==> flow/design.v <==
module mac #(
	parameter N = 16,  
	parameter Q = 12  
	)(
	input logic clk, sclr, ce,
	input logic [N-1:0] a_i, b_i, 
	input logic [N*2-1:0] c_i,
	output logic [N*2-1:0] r_o
	);
	always_ff @(posedge clk or posedge sclr) begin
		if (sclr) r_o <= 'd0;
		else if (ce) begin
				r_o <= (a_i * b_i + c_i);  
			end
	end
endmodule
module variable_shift_register #(parameter WIDTH = 8, parameter SIZE = 3)(
	input logic clk, rst, ce,
	input logic [WIDTH-1:0] data_i,
	output logic [WIDTH-1:0] data_o
	);
	logic [WIDTH-1:0] sh_r [SIZE-1:0];  
	generate 
	genvar i;
	for (i = 0; i < SIZE; i = i + 1) begin : for_loop
		always_ff @(posedge clk or posedge rst) begin
			if (rst) sh_r[i] <= 'd0; 
			else begin
				if (ce) begin
					if (i == 'd0) sh_r[i] <= data_i;
					else sh_r[i] <= sh_r[i - 1];
				end
			end
		end
	end : for_loop
	endgenerate
	assign data_o = sh_r[SIZE - 1];
endmodule
`timescale 1ns / 1ps
module convolver #(
	parameter n = 8'h0a,	 
	parameter k = 8'h03,  
	parameter s = 1,  
	parameter BL = 16,  
	parameter Q = 12  
	)(
	input logic clk,
	input logic rst,
	input logic ce,
	input logic [BL-1:0] activation,
	input logic [(k*k)*BL-1:0] weight1,
	output logic [31:0] conv_op,
	output logic valid_conv,
	output logic end_conv
	);
	logic [31:0] count1;  
	logic [31:0] count2;  
	logic [31:0] count3;  
	logic [31:0] row_count;  
	logic en1, en2, en3;  
	logic [BL-1:0] weight [0:k*k-1];
	generate
		genvar j;
		for (j = 0; j < k*k; j = j + 1) begin : for_loop
			assign weight[j][BL-1:0] = weight1[BL*j +: BL];
		end : for_loop
	endgenerate
	logic [BL*2-1:0] tmp [k*k+1:0];
	assign tmp[0] = 32'h00000000;
	generate
	genvar i;
	for (i = 0; i < k*k; i = i + 1) begin : for_loop1
		if ((i+1) % k == 0) begin 					 
			if (i == k*k - 1) begin 				 
				mac #(.N(BL), .Q(Q)) MAC0(
					.clk(clk),
					.sclr(rst),
					.ce(ce),
					.a_i(activation),
					.b_i(weight[i]),
					.c_i(tmp[i]),
					.r_o(conv_op)
				);
			end
			else begin
				logic [BL*2-1:0] tmp2;
				mac #(.N(BL), .Q(Q)) MAC1(
					.clk(clk),
					.sclr(rst),
					.ce(ce),
					.a_i(activation),
					.b_i(weight[i]),
					.c_i(tmp[i]),
					.r_o(tmp2)
				);
				variable_shift_register #(.WIDTH(BL*2), .SIZE(n-k)) SR(
					.clk(clk),
					.rst(rst),
					.ce(ce),
					.data_i(tmp2),
					.data_o(tmp[i+1])
					);
			end
		end
		else begin
			mac #(.N(BL), .Q(Q)) MAC2(
					.clk(clk),
					.sclr(rst),
					.ce(ce),
					.a_i(activation),
					.b_i(weight[i]),
					.c_i(tmp[i]),
					.r_o(tmp[i+1])
				);
		end
	end : for_loop1
	endgenerate
	always_ff @(posedge clk) begin
		if (rst) begin
			count1 <= 0;
			count2 <= 0;
			count3 <= 0;
			row_count <= 0;
			en1 <= 0;
			en2 <= 1;
			en3 <= 0;
		end
		else if (ce) begin
		if (ce) begin
			if (count1 == (k-1)*n + k - 1) begin  
				count1 <= count1 + 1'b1;
				en1 <= 1'b1;
			end
			else count1 <= count1 + 1'b1;
		end
		if (en1 && en2) begin
			if (count2 == n - k) begin
				count2 <= 0;
				en2 <= 0;
				row_count <= row_count + 1'b1;
			end
			else count2 <= count2 + 1'b1;
		end
		if(~en2) begin
			if(count3 == k-2) begin
				count3<=0;
				en2 <= 1'b1;
			end
		else
			count3 <= count3 + 1'b1;
		end
		if((((count2 + 1) % s == 0) && (row_count % s == 0))
			||(count3 == k-2)&&(row_count % s == 0)
			||(count1 == (k-1)*n+k-1))
		begin                                                                                                                        
			en3 <= 1;                                                                                                                             
		end
		else 
			en3 <= 0;
		end
	end
	assign end_conv = (count1>= n*n+2) ? 1'b1 : 1'b0;
	assign valid_conv = (en1&&en2&&en3);
endmodule
==> flow/run.sh <==
#!/bin/bash
# the make line also repeats each setting of config.mk as NAME=value (left out here)
make -C /OpenROAD-flow-scripts/flow DESIGN_CONFIG=/design/flow/config.mk WORK_HOME=/design/flow/orfs CLKGATE_MAP_FILE= finish
==> flow/config.mk <==
export PLATFORM = sky130hd
export DESIGN_NAME = convolver
export DESIGN_NICKNAME = convolver
export VERILOG_FILES = /design/flow/design.v
export SDC_FILE = /design/flow/constraint.sdc
export NUM_CORES = 4
export LEC_CHECK = 0
export CAP_MARGIN = 40
export CORE_MARGIN = 2
export CORE_UTILIZATION = 72
export CTS_CLUSTER_DIAMETER = 42
export CTS_CLUSTER_SIZE = 23
export PLACE_DENSITY = 0.66
export SETUP_SLACK_MARGIN = 0.96
export SLEW_MARGIN = 20
==> flow/constraint.sdc <==
create_clock -name core_clock -period 6.89 [get_ports {clk}]
set_input_delay 1.3780 -clock core_clock [delete_from_list [all_inputs] [get_ports {clk}]]
set_output_delay 1.3780 -clock core_clock [all_outputs]
set_load 0.01 [all_outputs]
==> run summary, run 1 <==
yosys + openroad results -> Mapped Area 0.115 mm², cell family contributing the most delay on the critical path adder cells, 1st-pass router iterations 7, final critical-path share of the clock period 107%, Post-layout nets 16600, FP Core Util 72.7%, fmax 136 MHz, Complex Gates by Area 4.89%, Yosys top cell by instances inv_1, Mapped Cells 12200, CTS tree built, average size of a mapped cell 9.44 µm², mux share 5.59%, via/cell ratio 5.99, Final Hold Vio Count 0, Clock transition at path regs 70 ps, Post-route DRC 0, crit path max-delay cell type fa_1, ys flops 835, post-route clock skew 92.9 ps, reg-to-reg setup timing slack 1610 ps, critical path arrival 8040 ps, cell total in the yosys stat output 12200, crit end category flip-flop, Crit. Startpoint activation[11], fin util 88.1%, yosys stat chip area 0.115 mm², final setup fails 9, Top-area cell share 34.6%, initial antenna violation count 47, Tightest Pin Transition 1140 ps, fin crit period 7360 ps, crit path kind primary input to flip-flop, root buf cell clkbuf_16, Hold Path Cell Cnt 2, Reg2Reg Depth 18, Vias 94100, dpl cells 15200, GRT Util Overall 44.0%, I/O Pins 197, buffers and inverters on the worst path 7, Worst Hold End for_loop1[2].genblk1.genblk1.SR.sh_r[6][29]$_DFFE_PP0P_, clk buf depth 3, drt total wl 372000 µm, XORs/XNORs by Area 2.39%, hold crit path type flip-flop to flip-flop, WP data required 7570 ps, FF-to-FF End for_loop1[5].genblk1.genblk1.MAC1.r_o[17]$_DFFE_PP0P_, cell accounting for the most synthesized area fa_1, Critical R2R Launch for_loop1[4].genblk1.MAC2.r_o[9]$_DFFE_PP0P_, wire per inst 23.7 µm, layout check failures negative setup slack, Synth area leaders fa_1 (35%), dfrtp_1 (16%), ha_1 (9.8%), P&R area growth vs syn 21.3%, Crit path depth 23, Largest stage delay, worst path 630 ps, Congestion Overflow GR 0, adder share 44.4%, largest net degree at the start of global routing 178, Worst setup SP type primary input, asr flop ratio synth 88.1%, clk latency of the worst-skew pair 830 ps, dominant kind of combinational cell adder cells, Die ar. 0.163 mm², tool warning count 69, PortBufs 196, Core Area 0.159 mm², top cells by count, synth inv_1 (2931), fa_1 (1994), nand2_1 (1487), most frequent CP cell fa_1, gpl congestion 0.951, fin cells 15700, CTS H-Tree Depth 3, Hold Startpoint for_loop1[2].genblk1.genblk1.SR.sh_r[5][29]$_DFFE_PP0P_, Yosys Warn Count 8, Crit Path Max Fanout 11, HPWL after DPL 251000 µm, Antenna Nets Post-Route 0, Worst Setup EP for_loop1[5].genblk1.genblk1.MAC1.r_o[31]$_DFFE_PP0P_, Die H 404 µm, Max-Cap Viols 0, vias in the first global route 103000, Post-synth EDFFs 0, Site Rows 146, first-pass GRT wire length 553000 µm, Horiz. Die Dim 404 µm, max-slew violation count 0, Synth Seq Share 17.7%, Setup WS post-layout -469 ps, CTS Sinks 835, Mapped Nets 15300, CTS buffer count 118, CP Cell Sequence buf_12 -> buf_16 -> buf_8 -> buf_6 -> and2_1 -> fa_1 -> fa_1 -> fa_1 -> fa_1 -> fa_1 -> inv_2 -> fa_1 -> inv_2 -> ha_4 -> buf_6 -> nand4_1 -> nor2b_4 -> nand3_2 -> a211o_4 -> nand3_4 -> a31oi_4 -> xnor2_2 -> a21oi_1, Commonest flop dfrtp_1, Basic Gates by Area 13.6%, status complete, but fails checks, setup repair after global routing missed its margin yes, Synth cell types 87, Iteration-0 DRC Markers 9033, Slew headroom 24.2%
## metrics by stage
step / area (µm²) / TNS (ps) / hold WS (ps) / setup slack (ps)
after floorplan: 116000 / -3568340 / 428 / -6030
after global placement: 129000 / -86670 / 439 / -1020
after detailed placement: 129000 / -101310 / 464 / -1090
after CTS: 137000 / 0 / 431 / 146
after global routing: 140000 / -3430 / 461 / -479
final: 140000 / -1850 / 425 / -469
## metal layers
layer | wire length, µm | share of wire [%] | GRT usage [%] | up-vias
met5 | 237 | 0.064 | 0 | -
met4 | 31400 | 8.4 | 27.9 | 34
met3 | 44000 | 12 | 12.5 | 2242
met2 | 173000 | 47 | 71.9 | 6070
met1 | 123000 | 33 | 51.3 | 46600
li1 | - | - | - | 39200
## cell type report
type | count | area [µm²]
timing repair buffer | 1712 | 16800
clock buffer | 126 | 3010
sequential | 835 | 20400
fill | 7201 | 18800
inverter | 2932 | 11000
tap | 2072 | 2590
multi-input combinational | 7894 | 84400
antenna | 31 | 77.6
clock inverter | 100 | 1440
## what timing repair did
| action | in CTS | in global routing |
|---|---|---|
| setup buffers | 154 | 83 |
| gates cloned | 24 | 14 |
| setup endpoints to repair | 184 | 196 |
| resized | 513 | 427 |
| hold buffers | 0 | 0 |
| hold endpoints to repair | 0 | 0 |
| pin swaps | 235 | 297 |
==> run 2: changes to the inputs <==
Settings changed: CAP_MARGIN 40 to 0, CTS_CLUSTER_DIAMETER 42 to unset, PLACE_DENSITY 0.66 to unset.
Clock period 6.89 ns to 7.51 ns, I/O delays scaled along.
==> run 2 against run 1 <==
  * The run now finishes clean
  * Sequential cell count unchanged
  * Die area unchanged
  * Cell area up 0.65%
  * Setup slack better by 750 ps
  * Wire length up 6.6%
  * Non-clock buffer count up 5
  * Cell count down 0.31%
  * Clock-buffer cell count down 13
  * Hold slack better by 35 ps
  * Critical path type unchanged
  * Critical endpoint is now for_loop1[1].genblk1.MAC2.r_o[31]$_DFFE_PP0P_
==> run summary, run 2 <==
yosys + openroad results -> status no timing/DRC/antenna violations (was complete, but fails checks), Top-area cell share 34.6% (unchanged), cell family contributing the most delay on the critical path adder cells (unchanged), CTS tree built (unchanged), HPWL after DPL 248000 µm (was 251000 µm), Congestion Overflow GR 0 (unchanged), cell accounting for the most synthesized area fa_1 (unchanged), fmax 138 MHz, Basic Gates by Area 13.6% (unchanged), Complex Gates by Area 4.89% (unchanged), via/cell ratio 6.20 (was 5.99), most frequent CP cell fa_1 (unchanged), first-pass GRT wire length 549000 µm (was 553000 µm), buffers and inverters on the worst path 10 (was 7), Die H 404 µm (unchanged), Synth cell types 87 (unchanged), fin crit period 7230 ps, Place WS -695 ps (was -1090 ps), Horiz. Die Dim 404 µm (unchanged), Post-synth EDFFs 0 (unchanged), Setup WS post-layout 283 ps (was -469 ps), Crit. Startpoint activation[6] (was activation[11]), hold crit path type flip-flop to flip-flop (unchanged), crit path max-delay cell type fa_1 (unchanged), FP Core Util 72.7% (unchanged), Site Rows 146 (unchanged), adder share 44.4% (unchanged), final setup fails 0 (was 9), fin cells 15700 (about the same), Die ar. 0.163 mm² (unchanged), setup repair after global routing missed its margin yes (unchanged), Clock transition at path regs 80 ps (was 70 ps), CTS buffer count 90 (was 118), Post-layout nets 16500 (was 16600), Antenna Nets Post-Route 0 (unchanged), dominant kind of combinational cell adder cells (unchanged), Mapped Cells 12200 (unchanged), final critical-path share of the clock period 96.2% (was 107%), WP data required 8130 ps (was 7570 ps), CTS H-Tree Depth 3 (unchanged), Worst setup SP type primary input (unchanged), ys flops 835 (unchanged), 1st-pass router iterations 9 (was 7), GRT Util Overall 43.8% (was 44.0%), critical path arrival 7850 ps (was 8040 ps), yosys stat chip area 0.115 mm² (unchanged), Reg2Reg Depth 21 (was 18), root buf cell clkbuf_16 (unchanged), Post-route DRC 0 (unchanged), placed cell areas 0.127 mm² (was 0.129 mm²), post-route clock skew 94.5 ps (was 92.9 ps), cell total in the yosys stat output 12200 (unchanged), clk latency of the worst-skew pair 790 ps (was 830 ps), fill count 7118 (was 7201), Worst Hold End en3$_SDFFE_PP0P_ (was for_loop1[2].genblk1.genblk1.SR.sh_r[6][29]$_DFFE_PP0P_), Tightest Pin Transition 1110 ps (was 1140 ps), asr flop ratio synth 88.1% (unchanged), PortBufs 196 (unchanged), Worst Setup EP for_loop1[1].genblk1.MAC2.r_o[31]$_DFFE_PP0P_ (was for_loop1[5].genblk1.genblk1.MAC1.r_o[31]$_DFFE_PP0P_), I/O Pins 197 (unchanged), XORs/XNORs by Area 2.39% (unchanged), initial antenna violation count 31 (was 47), Slew headroom 25.9% (was 24.2%), Critical R2R Launch for_loop1[5].genblk1.genblk1.SR.sh_r[6][9]$_DFFE_PP0P_ (was for_loop1[4].genblk1.MAC2.r_o[9]$_DFFE_PP0P_), clk buf depth 3 (unchanged), FF-to-FF End for_loop1[6].genblk1.MAC2.r_o[28]$_DFFE_PP0P_ (was for_loop1[5].genblk1.genblk1.MAC1.r_o[17]$_DFFE_PP0P_), crit path kind primary input to flip-flop (unchanged), Yosys Warn Count 8 (unchanged), post-route setup TNS 0 ps (was -1850 ps), Mapped Area 0.115 mm² (unchanged), Hold-fix buffers, CTS 0 (unchanged), Final Hold Vio Count 0 (unchanged), gpl congestion 0.952 (was 0.951), Mapped Nets 15300 (unchanged), dpl cells 15000 (was 15200), max-slew violation count 0 (unchanged), Max-Cap Viols 0 (unchanged), Commonest flop dfrtp_1 (unchanged), Vias 97100 (was 94100), Synth area leaders fa_1 (35%), dfrtp_1 (16%), ha_1 (9.8%) (unchanged), Core Area 0.159 mm² (unchanged), CTS Sinks 835 (unchanged), Synth Seq Share 17.7% (unchanged), tool warning count 79 (was 69), reg-to-reg setup timing slack 2310 ps (was 1610 ps), top cells by count, synth inv_1 (2931), fa_1 (1994), nand2_1 (1487) (unchanged), Iteration-0 DRC Markers 11300 (was 9033), Yosys top cell by instances inv_1 (unchanged), drt total wl 397000 µm (was 372000 µm), vias in the first global route 101000 (was 103000), average size of a mapped cell 9.44 µm² (unchanged), Crit Path Max Fanout 6 (was 11), Crit path depth 27 (was 23), crit end category flip-flop (unchanged), Hold Path Cell Cnt 2 (unchanged), P&R area growth vs syn 22.1% (was 21.3%), Largest stage delay, worst path 600 ps (was 630 ps), wire per inst 25.3 µm (was 23.7 µm), post-route cell area 0.141 mm² (was 0.140 mm²), largest net degree at the start of global routing 195 (was 178), mux share 5.59% (unchanged), Hold Startpoint en3$_SDFFE_PP0P_ (was for_loop1[2].genblk1.genblk1.SR.sh_r[5][29]$_DFFE_PP0P_)
-- run 2: repair_timing --
action | in CTS | in global routing
gates resized | 795 | 788
setup endpoints to repair | 152 | 161
gates cloned | 40 | 17
buffers inserted | 189 | 176
pin swaps | 385 | 417
-- run 2: layout make-up --
type,count,area [µm²],area share [%]
Timing Repair Buffer,1717,17300,12.3
Clock inverter,53,732,0.520
Multi-Input combinational cell,7894,86100,61.2
Inverter,2932,11000,7.83
Tap cell,2072,2590,1.84
Clock buffer,113,2430,1.73
Antenna cell,38,95.1,0.0676
Sequential cell,835,20400,14.5
-- run 2: per-layer routing --
| metal | track usage [%] | up-vias | routed length, µm |
|---|---|---|---|
| met3 | 10.9 | 2893 | 49700 |
| met1 | 52.4 | 47800 | 127000 |
| met2 | 71.6 | 7291 | 180000 |
| met5 | 0 | - | 325 |
| met4 | 26.8 | 32 | 39300 |
| li1 | - | 39100 | - |
-- run 2: through the flow --
step                      utilization (%)  hold WS [ps]
after floorplan                         -           428
after global placement               80.3           441
after detailed placement             80.3           445
after CTS                            85.6           453
after global routing                 88.6           478
final                                88.7           460
==> run 3: changes to the inputs <==
Settings changed: CAP_MARGIN 0 to 20, CTS_CLUSTER_SIZE 23 to unset, SETUP_SLACK_MARGIN 0.96 to 1.58.
Clock period 7.51 ns to 5.32 ns, I/O delays scaled along.
==> run 3 against run 2 <==
  * The layout now fails its checks (negative setup slack)
  * Die area is the same
  * Area after synthesis unchanged
  * Setup slack lost 2100 ps
  * Cell area is 1.2% higher
  * Global-route usage is 0.49 points higher
  * Synthesized cell count is the same
  * Largest cell class unchanged
==> run summary, run 3 <==
yosys + openroad results -> status complete, but fails checks (was no timing/DRC/antenna violations), layout check failures negative setup slack, Iteration-0 DRC Markers 10400 (was 11300), Mapped Nets 15300 (unchanged), initial antenna violation count 54 (was 31), Antenna Nets Post-Route 0 (unchanged), Worst Setup EP for_loop1[6].genblk1.MAC2.r_o[26]$_DFFE_PP0P_ (was for_loop1[1].genblk1.MAC2.r_o[31]$_DFFE_PP0P_), Congestion Overflow GR 0 (unchanged), Crit path depth 24 (was 27), Tightest Pin Transition 1150 ps (was 1110 ps), crit path max-delay cell type fa_2 (was fa_1), asr flop ratio synth 88.1% (unchanged), CTS tree built (unchanged), cell total in the yosys stat output 12200 (unchanged), Yosys Warn Count 8 (unchanged), Max-Cap Viols 0 (unchanged), ys flops 835 (unchanged), buffers and inverters on the worst path 7 (was 10), Site Rows 146 (unchanged), Hold Path Cell Cnt 2 (unchanged), tool warning count 57 (was 79), yosys stat chip area 0.115 mm² (unchanged), 1st-pass router iterations 13 (was 9), Die ar. 0.163 mm² (unchanged), hold crit path type flip-flop to flip-flop (unchanged), drt total wl 397000 µm (about the same), vias in the first global route 104000 (was 101000), WP data required 5950 ps (was 8130 ps), fin util 89.8% (was 88.7%), via/cell ratio 6.19 (was 6.20), clk latency of the worst-skew pair 790 ps (about the same), fmax 140 MHz, Top-area cell share 34.6% (unchanged), I/O Pins 197 (unchanged), gpl congestion 0.988 (was 0.952), Synth Seq Share 17.7% (unchanged), reg-to-reg setup timing slack -240 ps (was 2310 ps), Setup WS post-layout -1810 ps (was 283 ps), Post-route DRC 0 (unchanged), root buf cell clkbuf_16 (unchanged), Worst Hold End en3$_SDFFE_PP0P_ (unchanged), Place WS -2320 ps (was -695 ps), Hold Startpoint en3$_SDFFE_PP0P_ (unchanged), Vias 98000 (was 97100), fin crit period 7130 ps, Mapped Cells 12200 (unchanged), cell family contributing the most delay on the critical path adder cells (unchanged), critical path arrival 7770 ps (was 7850 ps), PortBufs 196 (unchanged), Synth cell types 87 (unchanged), Clock transition at path regs 70 ps (was 80 ps), setup repair after global routing missed its margin yes (unchanged), FP Core Util 72.7% (unchanged), Slew headroom 23.2% (was 25.9%), largest net degree at the start of global routing 180 (was 195), crit path kind primary input to flip-flop (unchanged), Final Hold Vio Count 0 (unchanged), Hold-fix buffers, CTS 0 (unchanged), CTS Sinks 835 (unchanged), Post-synth EDFFs 0 (unchanged), Basic Gates by Area 13.6% (unchanged), wire per inst 25.1 µm (was 25.3 µm), dominant kind of combinational cell adder cells (unchanged), first-pass GRT wire length 557000 µm (was 549000 µm), crit end category flip-flop (unchanged), GRT Util Overall 44.3% (was 43.8%), Worst setup SP type primary input (unchanged), fin cells 15800 (was 15700), CTS H-Tree Depth 3 (unchanged), Reg2Reg Depth 19 (was 21), adder share 44.4% (unchanged), Crit. Startpoint activation[8] (was activation[6]), Mapped Area 0.115 mm² (unchanged), top cells by count, synth inv_1 (2931), fa_1 (1994), nand2_1 (1487) (unchanged), Critical R2R Launch for_loop1[5].genblk1.genblk1.SR.sh_r[6][12]$_DFFE_PP0P_ (was for_loop1[5].genblk1.genblk1.SR.sh_r[6][9]$_DFFE_PP0P_), CP Cell Sequence buf_16 -> buf_16 -> buf_4 -> and2_1 -> fa_1 -> inv_1 -> fa_2 -> fa_1 -> inv_1 -> fa_2 -> fa_1 -> inv_1 -> fa_1 -> inv_1 -> ha_4 -> o21a_1 -> nor2_1 -> nand4bb_4 -> o21ai_4 -> a21oi_4 -> o31a_1 -> o21bai_1 -> xnor2_1 -> mux2i_1, average size of a mapped cell 9.44 µm² (unchanged), cell accounting for the most synthesized area fa_1 (unchanged), clk buf depth 3 (unchanged), post-route clock skew 105 ps (was 94.5 ps), dpl cells 15300 (was 15000), Die H 404 µm (unchanged), P&R area growth vs syn 23.5% (was 22.1%), Commonest flop dfrtp_1 (unchanged), final setup fails 205 (was 0), Post-layout nets 16700 (was 16500), final critical-path share of the clock period 134% (was 96.2%), Core Area 0.159 mm² (unchanged), Synth area leaders fa_1 (35%), dfrtp_1 (16%), ha_1 (9.8%) (unchanged), mux share 5.59% (unchanged), Largest stage delay, worst path 750 ps (was 600 ps), HPWL after DPL 248000 µm (about the same), Yosys top cell by instances inv_1 (unchanged), XORs/XNORs by Area 2.39% (unchanged), CTS buffer count 94 (was 90), FF-to-FF End for_loop1[6].genblk1.MAC2.r_o[26]$_DFFE_PP0P_ (was for_loop1[6].genblk1.MAC2.r_o[28]$_DFFE_PP0P_), WHS 468 ps (was 460 ps), max-slew violation count 0 (unchanged), Horiz. Die Dim 404 µm (unchanged), Crit Path Max Fanout 5 (was 6), Complex Gates by Area 4.89% (unchanged)
## run 3: layer usage
metal  GRT usage, %  wire, µm  share of wire (%)  vias up
li1               -         -                  -    39500
met1           51.3    127000                 32    47900
met2           73.3    181000                 46     7377
met3           11.3     50100                 13     3160
met4           28.6     38900                9.8       56
met5              0       794               0.20        -
## run 3: layout make-up
| cell class | count | area [µm²] |
|---|---|---|
| clock buffer | 120 | 2560 |
| inverter | 2932 | 11000 |
| sequential | 835 | 20400 |
| antenna | 35 | 87.6 |
| tap | 2072 | 2590 |
| fill | 6605 | 16200 |
| multi-input combinational | 7894 | 86500 |
| clock inverter | 51 | 811 |
| timing repair buffer | 1893 | 18400 |
## run 3: through the flow
step,area (µm²),setup TNS (ps)
after floorplan,117000,-4694980
after global placement,130000,-340490
after detailed placement,130000,-361410
after CTS,139000,-131360
after global routing,142000,-215650
final,142000,-191380
## run 3: timing repair
item | in CTS | in global routing
endpoints found under the setup margin | 258 | 260
setup buffers | 212 | 109
cloned | 21 | 11
resized | 924 | 554
pin swaps | 486 | 418
==> run 4: changes to the inputs <==
Settings changed: CAP_MARGIN 20 to 40, CELL_PAD_IN_SITES_DETAIL_PLACEMENT set to 2, CORE_ASPECT_RATIO set to 0.55, CORE_MARGIN 2 to 6, CORE_UTILIZATION 72 to 55, GPL_TIMING_DRIVEN set to 1, MIN_ROUTING_LAYER set to met2, PLACE_DENSITY_LB_ADDON set to 0.2, SETUP_SLACK_MARGIN 1.58 to unset, SLEW_MARGIN 20 to 25.
Clock period 5.32 ns to 8.52 ns, I/O delays scaled along.
==> run 4 against run 3 <==
  * The flow now stops in detailed placement
  * Die area rose by 35%
  * Synthesized cell count did not move
  * Area after synthesis did not move
==> run summary, run 4 <==
run results: asr flop ratio synth 88.1% (unchanged), Synth cell types 87 (unchanged), Top-area cell share 34.6% (unchanged), Synth Seq Share 17.7% (unchanged), ys flops 835 (unchanged), Die ar. 0.221 mm² (was 0.163 mm²), Yosys Warn Count 8 (unchanged), FP Core Util 55.4% (was 72.7%), PortBufs 196 (unchanged), XORs/XNORs by Area 2.39% (unchanged), Mapped Area 0.115 mm² (unchanged), status did not finish (was complete, but fails checks), Post-synth EDFFs 0 (unchanged), gpl congestion 1.03 (was 0.988), adder share 44.4% (unchanged), Complex Gates by Area 4.89% (unchanged), average size of a mapped cell 9.44 µm² (unchanged), cell accounting for the most synthesized area fa_1 (unchanged), yosys stat chip area 0.115 mm² (unchanged), Yosys top cell by instances inv_1 (unchanged), Core Area 0.208 mm² (was 0.159 mm²), Site Rows 124 (was 146), top cells by count, synth inv_1 (2931), fa_1 (1994), nand2_1 (1487) (unchanged), Horiz. Die Dim 629 µm (was 404 µm), Stop Error [ERROR DPL-0033] detailed placement checks failed during check placement., Stop stage detailed placement, Mapped Cells 12200 (unchanged), Commonest flop dfrtp_1 (unchanged), Basic Gates by Area 13.6% (unchanged), Mapped Nets 15300 (unchanged), cell total in the yosys stat output 12200 (unchanged), Die H 351 µm (was 404 µm), dominant kind of combinational cell adder cells (unchanged), Synth area leaders fa_1 (35%), dfrtp_1 (16%), ha_1 (9.8%) (unchanged), I/O Pins 197 (unchanged), mux share 5.59% (unchanged)
-- run 4: per-stage QoR --
step           setup WS (ps)  hold slack (ps)
2_1_floorplan          -4720              428
3_3_place_gp            -233              442
==> run 5: changes to the inputs <==
Settings changed: ABC_AREA set to 1, CAP_MARGIN 40 to 30, CELL_PAD_IN_SITES_DETAIL_PLACEMENT 2 to unset, CORE_ASPECT_RATIO 0.55 to 1.95, CORE_MARGIN 6 to 4, CORE_UTILIZATION 55 to 57, CTS_CLUSTER_DIAMETER set to 398, GPL_ROUTABILITY_DRIVEN set to 0, GPL_TIMING_DRIVEN 1 to 0, HOLD_SLACK_MARGIN set to 0.11, PLACE_DENSITY_LB_ADDON 0.2 to unset, SETUP_SLACK_MARGIN set to 0.26, SLEW_MARGIN 25 to 5, TNS_END_PERCENT set to 60.
Clock period 8.52 ns to 8.38 ns, I/O delays scaled along.
==> run 5 against run 4 <==
  * Die area is 3.1% higher
  * Synthesized cell count is 41% higher
  * The flow stops in global routing
  * Area after synthesis is 8.9% higher
==> run summary, run 5 <==
run results: status did not finish (unchanged), Stop stage global routing (was detailed placement), Stop Error [ERROR GRT-0116] Global routing finished with congestion. Check the congestion regions in the DRC Viewer. (was [ERROR DPL-0033] detailed placement checks failed during check placement.), Complex Gates by Area 3.16% (was 4.89%), Mapped Area 0.125 mm² (was 0.115 mm²), Horiz. Die Dim 344 µm (was 629 µm), Commonest flop dfrtp_1 (unchanged), top cells by count, synth nand2_1 (5560), inv_1 (5119), fa_1 (1994) (was inv_1 (2931), fa_1 (1994), nand2_1 (1487)), Top-area cell share 31.8% (was 34.6%), GRT Util Overall 77.2%, adder share 40.8% (was 44.4%), yosys stat chip area 0.125 mm² (was 0.115 mm²), CTS H-Tree Depth 3, asr flop ratio synth 88.1% (unchanged), Congestion Overflow GR 293, CTS buffer count 83, Post-synth EDFFs 0 (unchanged), Place WS -837 ps, Synth cell types 43 (was 87), Mapped Nets 20300 (was 15300), Basic Gates by Area 21.5% (was 13.6%), dominant kind of combinational cell adder cells (unchanged), cell accounting for the most synthesized area fa_1 (unchanged), I/O Pins 197 (unchanged), CTS Sinks 835, PortBufs 36 (was 196), dpl cells 20300, Synth area leaders fa_1 (32%), nand2_1 (17%), inv_1 (15%) (was fa_1 (35%), dfrtp_1 (16%), ha_1 (9.8%)), Core Area 0.219 mm² (was 0.208 mm²), ys flops 835 (unchanged), Synth Seq Share 16.3% (was 17.7%), Die ar. 0.228 mm² (was 0.221 mm²), Site Rows 240 (was 124), Yosys Warn Count 8 (unchanged), Die H 663 µm (was 351 µm), Mapped Cells 17300 (was 12200), clk buf depth 3, mux share 0% (was 5.59%), HPWL after DPL 468000 µm, Yosys top cell by instances nand2_1 (was inv_1), Hold-fix buffers, CTS 0, cell total in the yosys stat output 17300 (was 12200), setup bufs post-CTS 0, XORs/XNORs by Area 0.684% (was 2.39%), average size of a mapped cell 7.26 µm² (was 9.44 µm²), FP Core Util 57.3% (was 55.4%), root buf cell clkbuf_16
[run 5: through the flow]
step	area, µm²	hold WS [ps]
2_1_floorplan	125000	436
3_3_place_gp	129000	449
3_5_place_dp	132000	458
4_1_cts	135000	464
[run 5: repair_timing]
| item | 4_1_cts |
|---|---|
| cloned | 0 |
| endpoints found under the setup margin | 49 |
| gates resized | 18 |
[run 5: per-layer routing]
layer  GRT overflow  track usage, %
met1              -               -
met2             89            84.4
met3            130            80.0
met4             47            64.4
met5             27            45.7
==> run 6: changes to the inputs <==
Settings changed: ABC_AREA 1 to unset, CORE_ASPECT_RATIO 1.95 to unset, GPL_TIMING_DRIVEN 0 to unset.
Clock period 8.38 ns to 7.26 ns, I/O delays scaled along.
==> run 6 against run 5 <==
  * The run now finishes clean
  * Die area is 8.2% lower
  * Synthesized cell count shrank 29%
  * Area after synthesis is 8.1% lower
==> run summary, run 6 <==
yosys + openroad results -> I/O Pins 197 (unchanged), CP Cell Sequence buf_16 -> buf_12 -> buf_4 -> and2_1 -> fa_2 -> fa_2 -> fa_2 -> fa_2 -> fa_1 -> inv_1 -> fa_1 -> inv_1 -> ha_1 -> and3_4 -> a221o_1 -> a41o_1 -> and3_4 -> or4_4 -> a31oi_4 -> o21ai_2 -> xor2_1 -> mux2_4, Mapped Cells 12200 (was 17300), Crit. Startpoint activation[7], dominant kind of combinational cell adder cells (unchanged), Iteration-0 DRC Markers 20100, vias in the first global route 138000, 1st-pass router iterations 13, max-slew violation count 0, Yosys Warn Count 8 (unchanged), ys flops 835 (unchanged), crit path max-delay cell type fa_2, Post-synth EDFFs 0 (unchanged), Crit path depth 22, average size of a mapped cell 9.44 µm² (was 7.26 µm²), Horiz. Die Dim 458 µm (was 344 µm), final setup fails 0, Tightest Pin Transition 1010 ps, Complex Gates by Area 4.89% (was 3.16%), root buf cell clkbuf_16 (unchanged), GRT Util Overall 46.1%, Largest stage delay, worst path 550 ps, cell accounting for the most synthesized area fa_1 (unchanged), Synth Seq Share 17.7% (was 16.3%), Mapped Nets 15300 (was 20300), mux share 5.59% (was 0%), clk buf depth 3 (unchanged), Commonest flop dfrtp_1 (unchanged), Hold-fix buffers, CTS 0 (unchanged), Crit Path Max Fanout 9, CTS Sinks 835 (unchanged), yosys stat chip area 0.115 mm² (was 0.125 mm²), via/cell ratio 7.27, register area 0.0204 mm², WHS 452 ps, Antenna Nets Post-Route 0, crit path kind primary input to flip-flop, Worst Hold End for_loop1[5].genblk1.genblk1.SR.sh_r[4][7]$_DFFE_PP0P_, post-route clock skew 72.4 ps, clk latency of the worst-skew pair 820 ps, top cells by count, synth inv_1 (2931), fa_1 (1994), nand2_1 (1487) (was nand2_1 (5560), inv_1 (5119), fa_1 (1994)), cell family contributing the most delay on the critical path adder cells, Worst setup SP type primary input, Worst Setup EP for_loop1[8].genblk1.genblk1.MAC0.r_o[29]$_DFFE_PP0P_, CTS H-Tree Depth 3 (unchanged), tool warning count 59, crit end category flip-flop, reg-to-reg setup timing slack 2100 ps, Place WS -950 ps (was -837 ps), Final Hold Vio Count 0, Clock transition at path regs 60 ps, fill count 16000, Hold Path Cell Cnt 1, Site Rows 164 (was 240), initial antenna violation count 4, cell total in the yosys stat output 12200 (was 17300), Max-Cap Viols 0, final critical-path share of the clock period 95.4%, setup repair after global routing missed its margin yes, Die H 458 µm (was 663 µm), asr flop ratio synth 88.1% (unchanged), Reg2Reg Depth 20, fmax 144 MHz, Post-route DRC 0, fin util 68.0%, Mapped Area 0.115 mm² (was 0.125 mm²), Critical R2R Launch for_loop1[6].genblk1.MAC2.r_o[8]$_DFFE_PP0P_, HPWL after DPL 253000 µm (was 468000 µm), wire per inst 20.5 µm, CTS tree built, P&R area growth vs syn 18.2%, critical path arrival 7610 ps, adder share 44.4% (was 40.8%), Top-area cell share 34.6% (was 31.8%), hold crit path type flip-flop to flip-flop, Yosys top cell by instances inv_1 (was nand2_1), drt total wl 330000 µm, Synth cell types 87 (was 43), Vias 117000, Synth area leaders fa_1 (35%), dfrtp_1 (16%), ha_1 (9.8%) (was fa_1 (32%), nand2_1 (17%), inv_1 (15%)), logic area 0.0833 mm², Congestion Overflow GR 0, CTS buffer count 99 (was 83), Setup WS post-layout 335 ps, PortBufs 196 (was 36), Slew headroom 32.6%, Hold Startpoint for_loop1[5].genblk1.genblk1.SR.sh_r[3][7]$_DFFE_PP0P_, FF-to-FF End for_loop1[7].genblk1.MAC2.r_o[28]$_DFFE_PP0P_, Basic Gates by Area 13.6% (was 21.5%), XORs/XNORs by Area 2.39% (was 0.684%), first-pass GRT wire length 512000 µm, status no timing/DRC/antenna violations (was did not finish), FP Core Util 57.5% (was 57.3%), largest net degree at the start of global routing 182, buffers and inverters on the worst path 5, Die ar. 0.209 mm² (was 0.228 mm²), Post-layout nets 16400, most frequent CP cell fa_2, Core Area 0.200 mm² (was 0.219 mm²), fin crit period 6920 ps, WP data required 7950 ps
## run 6: repair_timing
item / CTS / global route
pin swaps: 30 / 221
setup endpoints to repair: 43 / 117
resized: 75 / 440
gates cloned: 3 / 19
buffers inserted: 21 / 60
## run 6: metal layers
metal	global-route usage [%]	wire (µm)	share of wire, %
met5	20.7	4590	1.4
met4	10.1	37800	11
met1	-	0	0
met3	60.2	128000	39
met2	54.8	159000	48
## run 6: area by class of cell
type / instances / share of cell area, %
sequential: 835 / 15.0
multi-input combinational: 7894 / 61.1
timing repair buffer: 1533 / 10.8
antenna: 55 / 0.101
tap: 2656 / 2.44
clock buffer: 130 / 2.02
clock inverter: 51 / 0.462
inverter: 2932 / 8.08
## run 6: per-stage QoR
stage	area [µm²]	setup TNS (ps)	cells
final	136000	0	16100
after CTS	133000	0	16000
after global placement	129000	-55400	15700
after global routing	136000	0	16000
after detailed placement	129000	-62940	15700
after floorplan	115000	-3346180	12200
==> run 7: changes to the inputs <==
Settings changed: CAP_MARGIN 30 to 20, CORE_MARGIN 4 to 2, CORE_UTILIZATION 57 to 12, CTS_CLUSTER_DIAMETER 398 to unset, GPL_ROUTABILITY_DRIVEN 0 to unset, HOLD_SLACK_MARGIN 0.11 to unset, MIN_ROUTING_LAYER met2 to unset, SETUP_SLACK_MARGIN 0.26 to unset, SLEW_MARGIN 5 to 20, TNS_END_PERCENT 60 to unset.
Clock period 7.26 ns to 11.6 ns, I/O delays scaled along.
==> run 7 against run 6 <==
  * Register-to-register slack improved by 3800 ps
  * Die area rose to 4.6 times the previous value
  * Still clean on timing, DRC and antenna
  * Global-route usage fell by 39 points
  * Largest cell class unchanged
==> run summary, run 7 <==
yosys + openroad results -> status no timing/DRC/antenna violations (unchanged), reg-to-reg setup timing slack 5930 ps (was 2100 ps), Largest stage delay, worst path 830 ps (was 550 ps), Congestion Overflow GR 0 (unchanged), critical path arrival 9830 ps (was 7610 ps), Max-Cap Viols 0 (unchanged), adder share 44.4% (unchanged), Slew headroom 30.9% (was 32.6%), Hold-fix buffers, CTS 0 (unchanged), Worst Hold End en3$_SDFFE_PP0P_ (was for_loop1[5].genblk1.genblk1.SR.sh_r[4][7]$_DFFE_PP0P_), FP Core Util 12.0% (was 57.5%), fin crit period 9040 ps, Crit. Startpoint activation[6] (was activation[7]), Yosys Warn Count 8 (unchanged), Post-CTS Resized 0 (was 75), Crit path depth 24 (was 22), root buf cell clkbuf_16 (unchanged), average size of a mapped cell 9.44 µm² (unchanged), Basic Gates by Area 13.6% (unchanged), CTS buffer count 98 (was 99), Post-route DRC 0 (unchanged), buffers and inverters on the worst path 7 (was 5), Iteration-0 DRC Markers 5240 (was 20100), layer with the highest usage met2 (was met3), clk latency of the worst-skew pair 910 ps (was 820 ps), cell accounting for the most synthesized area fa_1 (unchanged), asr flop ratio synth 88.1% (unchanged), initial antenna violation count 127 (was 4), drt total wl 344000 µm (was 330000 µm), fin cells 24800 (was 16100), Yosys top cell by instances inv_1 (unchanged), Post-synth EDFFs 0 (unchanged), crit path kind primary input to flip-flop (unchanged), Tightest Pin Transition 1040 ps (was 1010 ps), Die ar. 0.968 mm² (was 0.209 mm²), mux share 5.59% (unchanged), 1st-pass router iterations 6 (was 13), Hold Startpoint en3$_SDFFE_PP0P_ (was for_loop1[5].genblk1.genblk1.SR.sh_r[3][7]$_DFFE_PP0P_), setup bufs post-CTS 0 (was 21), HPWL after DPL 271000 µm (was 253000 µm), CTS H-Tree Depth 3 (unchanged), CP Cell Sequence buf_6 -> buf_4 -> nand2_1 -> fa_1 -> inv_1 -> fa_1 -> inv_1 -> fa_1 -> inv_1 -> fa_1 -> fa_1 -> inv_1 -> fa_1 -> inv_1 -> ha_1 -> a21oi_1 -> nand3b_1 -> a211oi_1 -> a22oi_1 -> a31oi_1 -> o21ai_1 -> a221o_1 -> nor4b_1 -> a211o_1 (was buf_16 -> buf_12 -> buf_4 -> and2_1 -> fa_2 -> fa_2 -> fa_2 -> fa_2 -> fa_1 -> inv_1 -> fa_1 -> inv_1 -> ha_1 -> and3_4 -> a221o_1 -> a41o_1 -> and3_4 -> or4_4 -> a31oi_4 -> o21ai_2 -> xor2_1 -> mux2_4), P&R area growth vs syn 17.4% (was 18.2%), Critical R2R Launch for_loop1[5].genblk1.genblk1.SR.sh_r[6][10]$_DFFE_PP0P_ (was for_loop1[6].genblk1.MAC2.r_o[8]$_DFFE_PP0P_), tool warning count 53 (was 59), Reg2Reg Depth 18 (was 20), Worst setup SP type primary input (unchanged), Synth Seq Share 17.7% (unchanged), Site Rows 359 (was 164), via/cell ratio 3.26 (was 7.27), dpl cells 24600 (was 15700), Post-layout nets 15100 (was 16400), max-slew violation count 0 (unchanged), wire per inst 13.9 µm (was 20.5 µm), final critical-path share of the clock period 78.0% (was 95.4%), Synth cell types 87 (unchanged), Top-area cell share 34.6% (unchanged), FF-to-FF End for_loop1[6].genblk1.MAC2.r_o[28]$_DFFE_PP0P_ (was for_loop1[7].genblk1.MAC2.r_o[28]$_DFFE_PP0P_), vias in the first global route 87700 (was 138000), XORs/XNORs by Area 2.39% (unchanged), PortBufs 196 (unchanged), Antenna Nets Post-Route 0 (unchanged), dominant kind of combinational cell adder cells (unchanged), Mapped Area 0.115 mm² (unchanged), Mapped Nets 15300 (unchanged), clk buf depth 4 (was 3), yosys stat chip area 0.115 mm² (unchanged), cell family contributing the most delay on the critical path adder cells (unchanged), WP data required 12380 ps (was 7950 ps), Final Hold Vio Count 0 (unchanged), GRT Util Overall 7.09% (was 46.1%), post-route clock skew 72.6 ps (was 72.4 ps), Crit Path Max Fanout 53 (was 9), Worst Setup EP for_loop1[3].genblk1.MAC2.r_o[28]$_DFFE_PP0P_ (was for_loop1[8].genblk1.genblk1.MAC0.r_o[29]$_DFFE_PP0P_), setup repair after global routing missed its margin no (was yes), Clock transition at path regs 60 ps (about the same), met1 Use GR 9.02% (was 0%), ys flops 835 (unchanged), gpl congestion 0.832, crit path max-delay cell type buf_4 (was fa_2), Vias 80900 (was 117000), fmax 111 MHz, Mapped Cells 12200 (unchanged), met3 Usage GRT 1.65% (was 60.2%), met2 usage 11.8% (was 54.8%), Complex Gates by Area 4.89% (unchanged), Synth area leaders fa_1 (35%), dfrtp_1 (16%), ha_1 (9.8%) (unchanged), Horiz. Die Dim 984 µm (was 458 µm), first-pass GRT wire length 533000 µm (was 512000 µm), Commonest flop dfrtp_1 (unchanged), most frequent CP cell fa_1 (was fa_2), I/O Pins 197 (unchanged), CTS tree built (unchanged), fill count 108000 (was 16000), largest net degree at the start of global routing 161 (was 182), final setup fails 0 (unchanged), CTS Sinks 835 (unchanged), Core Area 0.956 mm² (was 0.200 mm²), cell total in the yosys stat output 12200 (unchanged), crit end category flip-flop (unchanged), hold crit path type flip-flop to flip-flop (unchanged), Die H 984 µm (was 458 µm), top cells by count, synth inv_1 (2931), fa_1 (1994), nand2_1 (1487) (unchanged), Hold Path Cell Cnt 2 (was 1)
[run 7: stage by stage]
| stage | setup slack (ps) | cell area [µm²] | utilization (%) | setup TNS (ps) | hold WS [ps] |
|---|---|---|---|---|---|
| global route | 2270 | 135000 | 14.1 | 0 | 491 |
| floorplan | -2260 | 115000 | - | -673690 | 428 |
| detailed placement | 1880 | 132000 | 13.8 | 0 | 448 |
| finish | 2560 | 135000 | 14.2 | 0 | 459 |
| CTS | 2760 | 135000 | 14.1 | 0 | 463 |
| global placement | 1660 | 132000 | 13.8 | 0 | 438 |
[run 7: per-layer routing]
| metal | vias to the layer above | routed length [µm] |
|---|---|---|
| met5 | - | 280 |
| met4 | 46 | 12900 |
| met3 | 607 | 25200 |
| met2 | 2447 | 160000 |
| met1 | 41500 | 146000 |
| li1 | 36300 | - |
[run 7: layout make-up]
class                   count  area, µm²  share of cell area (%)
multi-input cells        7894      81700                    60.4
clock inverters            52        643                   0.475
well taps               12600      15800                    11.7
flip-flops and latches    835      20400                    15.1
diodes                     74        185                   0.137
repair buffers            283       2870                    2.12
inverters                2932      11000                    8.14
clock buffers             119       2680                    1.98
==> run 8: changes to the inputs <==
Settings changed: ABC_AREA set to 1, CELL_PAD_IN_SITES_DETAIL_PLACEMENT set to 2, CORE_MARGIN 2 to 9, CORE_UTILIZATION 12 to 28, GPL_ROUTABILITY_DRIVEN set to 0.
Clock period 11.6 ns to 8.0 ns, I/O delays scaled along.
==> run 8 against run 7 <==
  * The run now fails in global routing
  * Die area down 51%
  * Synthesized cell count rose by 41%
  * Area after synthesis up 8.9%
==> run summary, run 8 <==
run results: GRT Util Overall 65.1%, HPWL after DPL 824000 µm (was 271000 µm), CTS H-Tree Depth 3 (unchanged), Horiz. Die Dim 687 µm (was 984 µm), PortBufs 196 (unchanged), ys flops 835 (unchanged), I/O Pins 197 (unchanged), Commonest flop dfrtp_1 (unchanged), Complex Gates by Area 3.16% (was 4.89%), Stop stage global routing, Synth area leaders fa_1 (32%), nand2_1 (17%), inv_1 (15%) (was fa_1 (35%), dfrtp_1 (16%), ha_1 (9.8%)), Die ar. 0.472 mm² (was 0.968 mm²), cell accounting for the most synthesized area fa_1 (unchanged), yosys stat chip area 0.125 mm² (was 0.115 mm²), FP Core Util 28.1% (was 12.0%), average size of a mapped cell 7.26 µm² (was 9.44 µm²), Synth cell types 43 (was 87), Congestion Overflow GR 4720, Basic Gates by Area 21.5% (was 13.6%), top cells by count, synth nand2_1 (5560), inv_1 (5119), fa_1 (1994) (was inv_1 (2931), fa_1 (1994), nand2_1 (1487)), Synth Seq Share 16.3% (was 17.7%), Yosys Warn Count 8 (unchanged), Mapped Nets 20300 (was 15300), Hold-fix buffers, CTS 0 (unchanged), asr flop ratio synth 88.1% (unchanged), Core Area 0.446 mm² (was 0.956 mm²), Site Rows 245 (was 359), CTS Sinks 835 (unchanged), XORs/XNORs by Area 0.684% (was 2.39%), CTS buffer count 112 (was 98), cell total in the yosys stat output 17300 (was 12200), status did not finish (was no timing/DRC/antenna violations), Die H 687 µm (was 984 µm), root buf cell clkbuf_16 (unchanged), Mapped Area 0.125 mm² (was 0.115 mm²), Mapped Cells 17300 (was 12200), adder share 40.8% (was 44.4%), Top-area cell share 31.8% (was 34.6%), mux share 0% (was 5.59%), clk buf depth 4 (unchanged), Stop Error [ERROR GRT-0116] Global routing finished with congestion. Check the congestion regions in the DRC Viewer., Post-synth EDFFs 0 (unchanged), dominant kind of combinational cell adder cells (unchanged), Yosys top cell by instances nand2_1 (was inv_1)
==> run 8: repair_timing <==
item,in CTS
cloned,0
gates resized,113
pin swaps,2
setup endpoints to repair,89
buffers inserted,1
==> run 8: routing by layer <==
layer	track usage, %	overflow
met4	55.6	990
met2	78.1	2459
met3	59.4	575
met1	63.1	644
met5	50.0	52
==> run 8: stage by stage <==
step	setup TNS, ps	instance area [µm²]	instances	setup slack (ps)	hold slack [ps]
4_1_cts	0	139000	23200	1.42	462
3_5_place_dp	-146890	135000	23000	-1740	452
3_3_place_gp	0	135000	23000	337	449
2_1_floorplan	0	125000	17300	1070	436
==> run 9: changes to the inputs <==
Settings changed: CELL_PAD_IN_SITES_DETAIL_PLACEMENT 2 to unset, CORE_MARGIN 9 to 2, CORE_UTILIZATION 28 to 72, CTS_CLUSTER_DIAMETER set to 395, GPL_ROUTABILITY_DRIVEN 0 to unset, GPL_TIMING_DRIVEN set to 0, SETUP_SLACK_MARGIN set to -0.28.
Clock period 8.0 ns to 3.21 ns, I/O delays scaled along.
==> run 9 against run 8 <==
  * The run again fails in global routing
  * Synthesized cell count did not move
  * Die area shrank 62%
  * Area after synthesis unchanged
==> run summary, run 9 <==
run results: Synth Seq Share 16.3% (unchanged), HPWL after DPL 421000 µm (was 824000 µm), PortBufs 36 (was 196), I/O Pins 197 (unchanged), Site Rows 153 (was 245), root buf cell clkbuf_16 (unchanged), cell accounting for the most synthesized area fa_1 (unchanged), mux share 0% (unchanged), Commonest flop dfrtp_1 (unchanged), Yosys top cell by instances nand2_1 (unchanged), Complex Gates by Area 3.16% (unchanged), Hold-fix buffers, CTS 0 (unchanged), status did not finish (unchanged), dominant kind of combinational cell adder cells (unchanged), dpl cells 19700 (was 23000), Post-synth EDFFs 0 (unchanged), cell total in the yosys stat output 17300 (unchanged), Stop stage global routing (unchanged), yosys stat chip area 0.125 mm² (unchanged), Synth cell types 43 (unchanged), Mapped Nets 20300 (unchanged), Mapped Area 0.125 mm² (unchanged), adder share 40.8% (unchanged), Yosys Warn Count 8 (unchanged), CTS Sinks 835 (unchanged), gpl congestion 1.13, ys flops 835 (unchanged), FP Core Util 72.3% (was 28.1%), Die ar. 0.178 mm² (was 0.472 mm²), clk buf depth 3 (was 4), Core Area 0.173 mm² (was 0.446 mm²), Synth area leaders fa_1 (32%), nand2_1 (17%), inv_1 (15%) (unchanged), average size of a mapped cell 7.26 µm² (unchanged), XORs/XNORs by Area 0.684% (unchanged), CTS buffer count 94 (was 112), Basic Gates by Area 21.5% (unchanged), Die H 421 µm (was 687 µm), Place WS -3830 ps (was -1740 ps), CTS H-Tree Depth 3 (unchanged), Mapped Cells 17300 (unchanged), asr flop ratio synth 88.1% (unchanged), Horiz. Die Dim 421 µm (was 687 µm), Top-area cell share 31.8% (unchanged), top cells by count, synth nand2_1 (5560), inv_1 (5119), fa_1 (1994) (unchanged)
-- run 9: through the flow --
stage / instance area (µm²) / TNS (ps) / utilization [%]
floorplan: 128000 / -568750 / -
global placement: 131000 / -2562780 / 75.8
detailed placement: 133000 / -1057160 / 76.5
CTS: 141000 / -442520 / 81.2
-- run 9: repair_timing --
action	in CTS
pin swaps	128
gates cloned	9
setup endpoints to repair	272
buffers inserted	109
resized	933
==> run 10: changes to the inputs <==
Settings changed: ABC_AREA 1 to 0, CORE_ASPECT_RATIO set to 0.83, CTS_CLUSTER_DIAMETER 395 to unset, GPL_TIMING_DRIVEN 0 to unset, PLACE_DENSITY set to 0.66, SETUP_SLACK_MARGIN -0.28 to 1.35, TNS_END_PERCENT set to 5.
Clock period 3.21 ns to 4.7 ns, I/O delays scaled along.
==> run 10 against run 9 <==
  * Now fails the layout checks on negative setup slack
  * Area after synthesis shrank 8.1%
  * Synthesized cell count shrank 29%
  * Die area shrank 8.0%
==> run summary, run 10 <==
yosys + openroad results -> CTS Sinks 835 (unchanged), final setup fails 223, met1 Use GR 55.0%, yosys stat chip area 0.115 mm² (was 0.125 mm²), Mapped Cells 12200 (was 17300), 1st-pass router iterations 8, largest net degree at the start of global routing 185, fmax 151 MHz, Place WS -3180 ps (was -3830 ps), placed cell areas 0.130 mm² (was 0.133 mm²), reg-to-reg setup timing slack -590 ps, root buf cell clkbuf_16 (unchanged), Yosys top cell by instances inv_1 (was nand2_1), dominant kind of combinational cell adder cells (unchanged), Largest stage delay, worst path 560 ps, critical path arrival 7190 ps, Crit. Startpoint activation[9], top cells by count, synth inv_1 (2931), fa_1 (1994), nand2_1 (1487) (was nand2_1 (5560), inv_1 (5119), fa_1 (1994)), via/cell ratio 5.89, final critical-path share of the clock period 141%, crit end category flip-flop, Worst setup SP type primary input, cell family contributing the most delay on the critical path adder cells, WP data required 5270 ps, CTS tree built, Horiz. Die Dim 443 µm (was 421 µm), post-route clock skew 41.0 ps, fill count 7861, Commonest flop dfrtp_1 (unchanged), logic area 0.0847 mm², ys flops 835 (unchanged), Iteration-0 DRC Markers 8384, Tightest Pin Transition 1060 ps, Critical R2R Launch for_loop1[1].genblk1.MAC2.r_o[9]$_DFFE_PP0P_, cell total in the yosys stat output 12200 (was 17300), Worst Hold End en3$_SDFFE_PP0P_, Post-synth EDFFs 0 (unchanged), Top-area cell share 34.6% (was 31.8%), drt total wl 352000 µm, FF-to-FF End for_loop1[2].genblk1.genblk1.MAC1.r_o[28]$_DFFE_PP0P_, met2 usage 67.4%, Yosys Warn Count 8 (unchanged), Vias 92500, fin crit period 6620 ps, met3 Usage GRT 9.74%, WHS 474 ps, XORs/XNORs by Area 2.39% (was 0.684%), Complex Gates by Area 4.89% (was 3.16%), GRT Util Overall 42.7%, cell accounting for the most synthesized area fa_1 (unchanged), buffers and inverters on the worst path 10, Mapped Area 0.115 mm² (was 0.125 mm²), Max-Cap Viols 0, Die ar. 0.163 mm² (was 0.178 mm²), register area 0.0204 mm², gpl congestion 0.972 (was 1.13), post-route cell area 0.139 mm², vias in the first global route 100000, Site Rows 133 (was 153), Reg2Reg Depth 17, Mapped Nets 15300 (was 20300), asr flop ratio synth 88.1% (unchanged), adder share 44.4% (was 40.8%), Congestion Overflow GR 0, PortBufs 196 (was 36), most frequent CP cell fa_1, mux share 5.59% (was 0%), Synth area leaders fa_1 (35%), dfrtp_1 (16%), ha_1 (9.8%) (was fa_1 (32%), nand2_1 (17%), inv_1 (15%)), crit path max-delay cell type fa_1, P&R area growth vs syn 20.3%, Post-layout nets 16600, Slew headroom 29.1%, clk latency of the worst-skew pair 760 ps, Post-route DRC 0, Worst Setup EP for_loop1[2].genblk1.genblk1.MAC1.r_o[31]$_DFFE_PP0P_, status complete, but fails checks (was did not finish), crit path kind primary input to flip-flop, Die H 368 µm (was 421 µm), Setup WS post-layout -1920 ps, I/O Pins 197 (unchanged), hold crit path type flip-flop to flip-flop, CTS buffer count 94 (unchanged), Antenna Nets Post-Route 0, Basic Gates by Area 13.6% (was 21.5%), layer with the highest usage met2, average size of a mapped cell 9.44 µm² (was 7.26 µm²), clk buf depth 3 (unchanged), Synth cell types 87 (was 43), Hold Path Cell Cnt 2, Clock transition at path regs 60 ps, Synth Seq Share 17.7% (was 16.3%), layout check failures negative setup slack, Core Area 0.159 mm² (was 0.173 mm²), Final Hold Vio Count 0, first-pass GRT wire length 541000 µm, Hold Startpoint en3$_SDFFE_PP0P_, tool warning count 54, CTS H-Tree Depth 3 (unchanged), max-slew violation count 0, setup repair after global routing missed its margin yes, initial antenna violation count 25, HPWL after DPL 250000 µm (was 421000 µm), wire per inst 22.4 µm, Crit Path Max Fanout 8, FP Core Util 72.7% (was 72.3%), Crit path depth 26
==> run 10: cell type report <==
cell class / instances / share of cell area (%)
Multi-Input combinational cell: 7894 / 61.1
Sequential cell: 835 / 14.7
Timing Repair Buffer: 1755 / 11.9
Inverter: 2932 / 7.94
Clock buffer: 118 / 1.90
Tap cell: 2092 / 1.89
Clock inverter: 57 / 0.542
Antenna cell: 19 / 0.0343
==> run 10: what timing repair did <==
item,in CTS,in global routing
pin swaps,230,244
resized,552,493
hold buffers,0,0
endpoints found under the setup margin,261,261
cloned,9,8
setup buffers,83,82
hold endpoints to repair,0,0
==> run 10: per-stage QoR <==
step / std cells / TNS, ps / utilization [%]
2_1_floorplan: 12200 / -5279080 / -
3_3_place_gp: 15300 / -480540 / 81.7
3_5_place_dp: 15300 / -498580 / 81.7
4_1_cts: 15600 / -240650 / 85.7
5_1_grt: 15700 / -285820 / 87.4
6_report: 15700 / -259330 / 87.4
==> run 10: layer usage <==
| layer | routed length (µm) | part of all wire (%) | vias to the layer above |
|---|---|---|---|
| met4 | 25300 | 7.2 | 14 |
| met1 | 128000 | 36 | 46500 |
| met2 | 162000 | 46 | 5362 |
| met3 | 37600 | 11 | 1441 |
| li1 | - | - | 39200 |
| met5 | 95 | 0.027 | - |
==> run 11: changes to the inputs <==
Settings changed: ABC_AREA 0 to unset, CORE_ASPECT_RATIO 0.83 to 0.5, PLACE_DENSITY 0.66 to unset, SETUP_SLACK_MARGIN 1.35 to 0.42, TNS_END_PERCENT 5 to unset.
Clock period 4.7 ns to 4.25 ns, I/O delays scaled along.
==> run 11 against run 10 <==
  * Critical path type unchanged
  * Critical path depth is the same
  * Via count shrank 1.7%
  * Cell count grew 0.78%
  * Sequential cell count is the same
  * Cell area grew 1.5%
  * Utilization grew 1.4 points
  * Largest cell class unchanged
  * Synthesized cell count is the same
  * Clock-buffer cell count shrank 8
  * The layout still fails its checks (negative setup slack)
==> run summary, run 11 <==
yosys + openroad results -> P&R area growth vs syn 22.1% (was 20.3%), Hold Path Cell Cnt 2 (unchanged), CTS Sinks 835 (unchanged), tool warning count 58 (was 54), Final Hold Vio Count 0 (unchanged), WP data required 4890 ps (was 5270 ps), Yosys top cell by instances inv_1 (unchanged), hold crit path type primary input to flip-flop (was flip-flop to flip-flop), wire per inst 21.6 µm (was 22.4 µm), post-route cell area 0.141 mm² (was 0.139 mm²), initial antenna violation count 19 (was 25), Site Rows 103 (was 133), Critical R2R Launch for_loop1[2].genblk1.genblk1.SR.sh_r[6][10]$_DFFE_PP0P_ (was for_loop1[1].genblk1.MAC2.r_o[9]$_DFFE_PP0P_), WHS 440 ps (was 474 ps), adder share 44.4% (unchanged), CTS tree built (unchanged), Setup WS post-layout -2070 ps (was -1920 ps), Crit path depth 26 (unchanged), Die ar. 0.163 mm² (about the same), PortBufs 196 (unchanged), cell accounting for the most synthesized area fa_1 (unchanged), Worst Setup EP for_loop1[3].genblk1.MAC2.r_o[30]$_DFFE_PP0P_ (was for_loop1[2].genblk1.genblk1.MAC1.r_o[31]$_DFFE_PP0P_), Worst setup SP type primary input (unchanged), critical path arrival 6960 ps (was 7190 ps), Synth Seq Share 17.7% (unchanged), Synth cell types 87 (unchanged), setup repair after global routing missed its margin yes (unchanged), 1st-pass router iterations 9 (was 8), asr flop ratio synth 88.1% (unchanged), mux share 5.59% (unchanged), Top-area cell share 34.6% (unchanged), FF-to-FF End for_loop1[3].genblk1.MAC2.r_o[30]$_DFFE_PP0P_ (was for_loop1[2].genblk1.genblk1.MAC1.r_o[28]$_DFFE_PP0P_), Commonest flop dfrtp_1 (unchanged), CTS H-Tree Depth 3 (unchanged), top cells by count, synth inv_1 (2931), fa_1 (1994), nand2_1 (1487) (unchanged), average size of a mapped cell 9.44 µm² (unchanged), final critical-path share of the clock period 149% (was 141%), Iteration-0 DRC Markers 8155 (was 8384), Mapped Area 0.115 mm² (unchanged), layout check failures negative setup slack (unchanged), most frequent CP cell fa_1 (unchanged), Complex Gates by Area 4.89% (unchanged), dominant kind of combinational cell adder cells (unchanged), Post-synth EDFFs 0 (unchanged), via/cell ratio 5.74 (was 5.89), cell family contributing the most delay on the critical path adder cells (unchanged), reg-to-reg setup timing slack -740 ps (was -590 ps), crit end category flip-flop (unchanged), Crit Path Max Fanout 6 (was 8), Die H 287 µm (was 368 µm), Core Area 0.158 mm² (was 0.159 mm²), Clock transition at path regs 70 ps (was 60 ps), GRT Util Overall 42.1% (was 42.7%), Mapped Cells 12200 (unchanged), status complete, but fails checks (unchanged), vias in the first global route 98500 (was 100000), largest net degree at the start of global routing 182 (was 185), Worst Hold End for_loop1[4].genblk1.MAC2.r_o[4]$_DFFE_PP0P_ (was en3$_SDFFE_PP0P_), FP Core Util 72.7% (about the same), drt total wl 341000 µm (was 352000 µm), Vias 90900 (was 92500), Crit. Startpoint activation[7] (was activation[9]), Largest stage delay, worst path 580 ps (was 560 ps), Max-Cap Viols 0 (unchanged), fin crit period 6320 ps, gpl congestion 0.949 (was 0.972), crit path kind primary input to flip-flop (unchanged), crit path max-delay cell type fa_1 (unchanged), cell total in the yosys stat output 12200 (unchanged), ys flops 835 (unchanged), Congestion Overflow GR 0 (unchanged), Slew headroom 33.5% (was 29.1%), yosys stat chip area 0.115 mm² (unchanged), post-route clock skew 43.7 ps (was 41.0 ps), Reg2Reg Depth 20 (was 17), Post-layout nets 16700 (was 16600), Yosys Warn Count 8 (unchanged), HPWL after DPL 242000 µm (was 250000 µm), I/O Pins 197 (unchanged), Synth area leaders fa_1 (35%), dfrtp_1 (16%), ha_1 (9.8%) (unchanged), Place WS -3070 ps (was -3180 ps), max-slew violation count 0 (unchanged), Horiz. Die Dim 570 µm (was 443 µm), Mapped Nets 15300 (unchanged), Antenna Nets Post-Route 0 (unchanged), CTS buffer count 81 (was 94), XORs/XNORs by Area 2.39% (unchanged), placed cell areas 0.131 mm² (was 0.130 mm²), Tightest Pin Transition 997 ps (was 1060 ps), root buf cell clkbuf_16 (unchanged), Basic Gates by Area 13.6% (unchanged), final setup fails 238 (was 223), clk buf depth 3 (unchanged), Post-route DRC 0 (unchanged), fin util 88.8% (was 87.4%), fmax 158 MHz, Hold Startpoint ce (was en3$_SDFFE_PP0P_), first-pass GRT wire length 533000 µm (was 541000 µm), clk latency of the worst-skew pair 700 ps (was 760 ps), buffers and inverters on the worst path 10 (unchanged)
-- run 11: area by class of cell --
type                            count  area (µm²)
Timing Repair Buffer             1904       18400
Antenna cell                       12        30.0
Tap cell                         2100        2630
Inverter                         2932       11000
Sequential cell                   835       20400
Clock inverter                     38         567
Fill cell                        7401       17700
Clock buffer                      110        2370
Multi-Input combinational cell   7894       85200
-- run 11: what timing repair did --
item / in CTS / in global routing
setup buffers: 194 / 53
resized: 836 / 346
endpoints found under the setup margin: 251 / 252
cloned: 36 / 6
pin swaps: 418 / 271
hold buffers: 0 / 0
-- run 11: layer usage --
layer,vias to the layer above,track usage [%],part of all wire [%]
met5,-,0,0.015
met4,8,18.3,5.8
met3,1344,12.5,12
met2,4809,66.8,45
met1,45300,54.4,37
li1,39400,-,-
-- run 11: stage by stage --
stage,instances,TNS [ps]
5_1_grt,15800,-372330
3_5_place_dp,15400,-558050
6_report,15800,-339870
2_1_floorplan,12200,-5540350
4_1_cts,15800,-320180
3_3_place_gp,15400,-540030
